Setup of oak:
==> flow/design.v <==
module uart_rx #(
    parameter CLOCKS_PER_PULSE = 4 ,  
              BITS_PER_WORD = 8,  
              W_OUT = 24  
) (
    input clk,rst_n,rx,
    output reg m_valid,
    output reg [W_OUT-1:0] m_data 
);
    localparam  IDLE    = 2'b00, 
                START   = 2'b01, 
                DATA    = 2'b10, 
                STOP    = 2'b11;
  	reg [1:0] state; 
    localparam NUM_WORDS = W_OUT / BITS_PER_WORD;
    reg[$clog2(CLOCKS_PER_PULSE)-1:0] c_clocks;
    reg[$clog2(BITS_PER_WORD)-1:0] c_bits;
    reg[$clog2(NUM_WORDS)-1:0] c_words;
    always @(posedge clk or negedge rst_n) begin
        if (!rst_n) begin
            {c_words,c_bits,c_clocks,m_valid,m_data} <= 1'b0;
            state <= IDLE;
        end else begin
            m_valid <= 0;
            case(state)
                IDLE: if(rx == 0)
                    state <= START;
                START: if(c_clocks == CLOCKS_PER_PULSE/2 - 1) begin
                        c_clocks <= 0;
                        state <= DATA;
                    end else begin
                        c_clocks <= c_clocks + 1;
                    end
              DATA:   if(c_clocks == CLOCKS_PER_PULSE-1)begin
                            c_clocks <= 0;
                            m_data <= {rx, m_data[W_OUT-1:1]};  
                            if(c_bits == BITS_PER_WORD-1) begin
                                c_bits <= 0;
                                state <= STOP;  
                                if(c_words == NUM_WORDS - 1) begin
                                    m_valid <= 1;  
                                    c_words <= 0;  
                                end else c_words <= c_words + 1;  
                            end else c_bits <= c_bits + 1;  
                        end else c_clocks <= c_clocks + 1;  
                STOP: if(c_clocks == CLOCKS_PER_PULSE - 1) begin
                        c_clocks <= 0;
                        state <= IDLE;  
                    end else c_clocks <= c_clocks + 1;
            endcase
        end
    end        
endmodule
module pwm_9ch #(
    parameter RESOLUTION = 16
)(
    input  wire                 clk,
    input  wire                 rst_n,
    input  wire [RESOLUTION-1:0] duty0,
    input  wire [RESOLUTION-1:0] duty1,
    input  wire [RESOLUTION-1:0] duty2,
    input  wire [RESOLUTION-1:0] duty3,
    input  wire [RESOLUTION-1:0] duty4,
    input  wire [RESOLUTION-1:0] duty5,
    input  wire [RESOLUTION-1:0] duty6,
    input  wire [RESOLUTION-1:0] duty7,
    input  wire [RESOLUTION-1:0] duty8,
    output reg  [8:0]           pwm_out
);
    reg [RESOLUTION-1:0] counter;
    always @(posedge clk or negedge rst_n) begin
        if (!rst_n)
            counter <= {RESOLUTION{1'b0}};
        else
            counter <= counter + 1;
    end
    always @(posedge clk or negedge rst_n) begin
        if (!rst_n) begin
            pwm_out <= 9'b0;
        end else begin
            pwm_out[0] <= (counter < duty0);
            pwm_out[1] <= (counter < duty1);
            pwm_out[2] <= (counter < duty2);
            pwm_out[3] <= (counter < duty3);
            pwm_out[4] <= (counter < duty4);
            pwm_out[5] <= (counter < duty5);
            pwm_out[6] <= (counter < duty6);
            pwm_out[7] <= (counter < duty7);
            pwm_out[8] <= (counter < duty8);
        end
    end
endmodule
module sev_seg_decorder(
    input [3:0] digit,
    output reg [6:0] seg
);
    always @(*)begin
        case(digit)
           4'd0: seg  = 7'b1000000;  
            4'd1: seg  = 7'b1111001;  
            4'd2: seg  = 7'b0100100;  
            4'd3: seg  = 7'b0110000;  
            4'd4: seg  = 7'b0011001;  
            4'd5: seg  = 7'b0010010;  
            4'd6: seg  = 7'b0000010;  
            4'd7: seg  = 7'b1111000;  
            4'd8: seg  = 7'b0000000;  
            4'd9: seg  = 7'b0010000;  
            4'd10: seg = 7'b0001000;  
            4'd11: seg = 7'b0000011;  
            4'd12: seg = 7'b1000110;  
            4'd13: seg = 7'b0100001;  
            4'd14: seg = 7'b0000110;  
            4'd15: seg = 7'b0001110;  
            default: seg = 7'b0111111;  
        endcase 
        end
endmodule
module uart_pwm_data_store #(
    parameter WIDTH = 16,
    parameter CHANNELS = 9
)(
    input  wire              clk,
    input  wire              rst_n,
    input  wire              rx_valid,
    input  wire [WIDTH-1:0]  rx_data,
    output reg  [3:0]        pkt_count,
    output reg [WIDTH-1:0] duty0,
    output reg [WIDTH-1:0] duty1,
    output reg [WIDTH-1:0] duty2,
    output reg [WIDTH-1:0] duty3,
    output reg [WIDTH-1:0] duty4,
    output reg [WIDTH-1:0] duty5,
    output reg [WIDTH-1:0] duty6,
    output reg [WIDTH-1:0] duty7,
    output reg [WIDTH-1:0] duty8
);
    reg [WIDTH-1:0] duty_reg [0:CHANNELS-1];
    integer k;
    always @(posedge clk or negedge rst_n) begin
        if (!rst_n) begin
            pkt_count <= 4'd0;
            for (k = 0; k < CHANNELS; k = k + 1)
                duty_reg[k] <= {WIDTH{1'b0}};
            duty0 <= 0; duty1 <= 0; duty2 <= 0;
            duty3 <= 0; duty4 <= 0; duty5 <= 0;
            duty6 <= 0; duty7 <= 0; duty8 <= 0;
        end else if (rx_valid) begin
            duty_reg[pkt_count] <= rx_data;
            duty0 <= duty_reg[0];
            duty1 <= duty_reg[1];
            duty2 <= duty_reg[2];
            duty3 <= duty_reg[3];
            duty4 <= duty_reg[4];
            duty5 <= duty_reg[5];
            duty6 <= duty_reg[6];
            duty7 <= duty_reg[7];
            duty8 <= duty_reg[8];
            if (pkt_count == CHANNELS-1)
                pkt_count <= 4'd0;
            else
                pkt_count <= pkt_count + 1;
        end
    end
endmodule
module uart_pwm_top (
    input  wire        clk,         
    input  wire        rst_n,       
    input  wire        uart_rx,     
    output wire [8:0]  pwm_out,     
    output wire [6:0] seg0,
    output wire [6:0] seg1,
    output wire [6:0] seg2,
    output wire [6:0] seg3,
    output wire [3:0] pkt_count
);
    wire        rx_valid;
    wire [15:0] rx_data;
    uart_rx #(.CLOCKS_PER_PULSE(434),  
              .BITS_PER_WORD(8), 
              .W_OUT(16) 
    ) uart_rx_inst (
        .clk(clk),
        .rst_n(rst_n),
        .rx(uart_rx),
        .m_data(rx_data),
        .m_valid(rx_valid)
    );
    wire [15:0] duty0, duty1, duty2, duty3, duty4, duty5, duty6, duty7, duty8;
    uart_pwm_data_store #(
        .WIDTH(16),
        .CHANNELS(9)
    ) data_store_inst (
        .clk(clk),
        .rst_n(rst_n),
        .rx_valid(rx_valid),
        .rx_data(rx_data),
        .pkt_count(pkt_count),
        .duty0(duty0), .duty1(duty1), .duty2(duty2),
        .duty3(duty3), .duty4(duty4), .duty5(duty5),
        .duty6(duty6), .duty7(duty7), .duty8(duty8)
    );
    pwm_9ch #(
        .RESOLUTION(16)
    ) pwm_inst (
        .clk(clk),
        .rst_n(rst_n),
        .duty0(duty0),
        .duty1(duty1),
        .duty2(duty2),
        .duty3(duty3),
        .duty4(duty4),
        .duty5(duty5),
        .duty6(duty6),
        .duty7(duty7),
        .duty8(duty8),
        .pwm_out(pwm_out)
    );
    wire [3:0] digit0 = rx_data[3:0];     
    wire [3:0] digit1 = rx_data[7:4];
    wire [3:0] digit2 = rx_data[11:8];
    wire [3:0] digit3 = rx_data[15:12];   
    sev_seg_decorder seg_inst0 (.digit(digit0), .seg(seg0));
    sev_seg_decorder seg_inst1 (.digit(digit1), .seg(seg1));
    sev_seg_decorder seg_inst2 (.digit(digit2), .seg(seg2));
    sev_seg_decorder seg_inst3 (.digit(digit3), .seg(seg3));
endmodule
export LEC_CHECK = 0
export CAP_MARGIN = 20
export CORE_MARGIN = 2
export CORE_UTILIZATION = 70
export CTS_CLUSTER_SIZE = 34
export HOLD_SLACK_MARGIN = 0.3
export MAX_ROUTING_LAYER = met4
export SETUP_SLACK_MARGIN = 4.46
export SLEW_MARGIN = 20
export TNS_END_PERCENT = 5
create_clock -name core_clock -period 18.0 [get_ports {clk}]
run.sh (not shown) runs the stock make flow with config.mk's settings and CLKGATE_MAP_FILE=.
oak finished end to end and its layout was clean on timing, DRC and antenna.
Input changes introduced in pine (baseline for comparison: oak):
- CORE_UTILIZATION changed from 70 to 71
- CTS_CLUSTER_SIZE removed (was 34)
- HOLD_SLACK_MARGIN removed (was 0.3)
- PLACE_DENSITY_LB_ADDON newly set to 0.0
- MAX_ROUTING_LAYER removed (was met4)
- TNS_END_PERCENT removed (was 5)
- SETUP_SLACK_MARGIN changed from 4.46 to 0.59
- the clock period (ns, I/O delays scaled along) changed from 18.0 to 3.79
Findings:
Area occupied by multi-input gates across pine and oak: no real change. Global-route wire length before repair delta (pine − oak): unfavourable. pine against oak: core utilization grew by 1.2 points; final cell count picked up an extra 1.0%; worst hold slack moved down; share of the cycle needed by the critical path after routing increased by 47 points relative to the old numbers; post-route cell area climbed 180 um2. In terms of switching fraction of total power, pine and oak differ only marginally.
The following lists how birch was set up differently from pine:
- an added CTS_CLUSTER_DIAMETER of 29
- a change of CORE_UTILIZATION from 71 to 72
- an added CTS_CLUSTER_SIZE of 49
- a change of SETUP_SLACK_MARGIN from 0.59 to 1.09
- Sort pine and birch by final cell count asc -> top: pine
- Global-route usage was lower in the run labelled pine.
- | met2 wire length | birch vs pine | about 19% higher |
- Per the comparison of birch with pine, number of placed instances with taps included shrank by about 0.47%, fraction of power consumed by combinational cells shrank by 0.3 points.
The inputs of maple differ from those of birch as listed below.
- a deleted CTS_CLUSTER_DIAMETER that had been 29
==> results <==
maple ended with every stage complete and zero timing, DRC or antenna violations. On total sequential power, maple tracks birch almost exactly. For the area added between synthesis and finish, maple came in 7.7 points lower than birch did. Summary of maple over birch: final-layout clock-cell area share has decreased, final cell utilization of the core has decreased, total power has decreased, total number of vias has decreased.
## Diff of input files: cedar against maple
- SETUP_SLACK_MARGIN: 1.09 -> unset
- CTS_CLUSTER_SIZE: 49 -> unset
- CORE_UTILIZATION: 72 -> 71
### Flow results
Delta (cedar minus maple): overall power of the completed layout lower, total routed wirelength higher, number of vias in the routed layout lower. The setup-violating endpoint count in the final report on cedar is in line with that on maple. Initial cell density of the core: cedar vs maple down 1.9 points. cedar vs maple: global-route usage up in cedar. Compared with maple, cedar shows a higher post-layout period usage of the worst path. Last element of the critical path = seg2[3]: maple; last element of the critical path = seg2[1]: cedar. The hold slack of cedar was superior to that of maple. Compared with maple, cedar shows combinational group power that has gone up by a few percent.
Power and IR drop assume default switching activity.
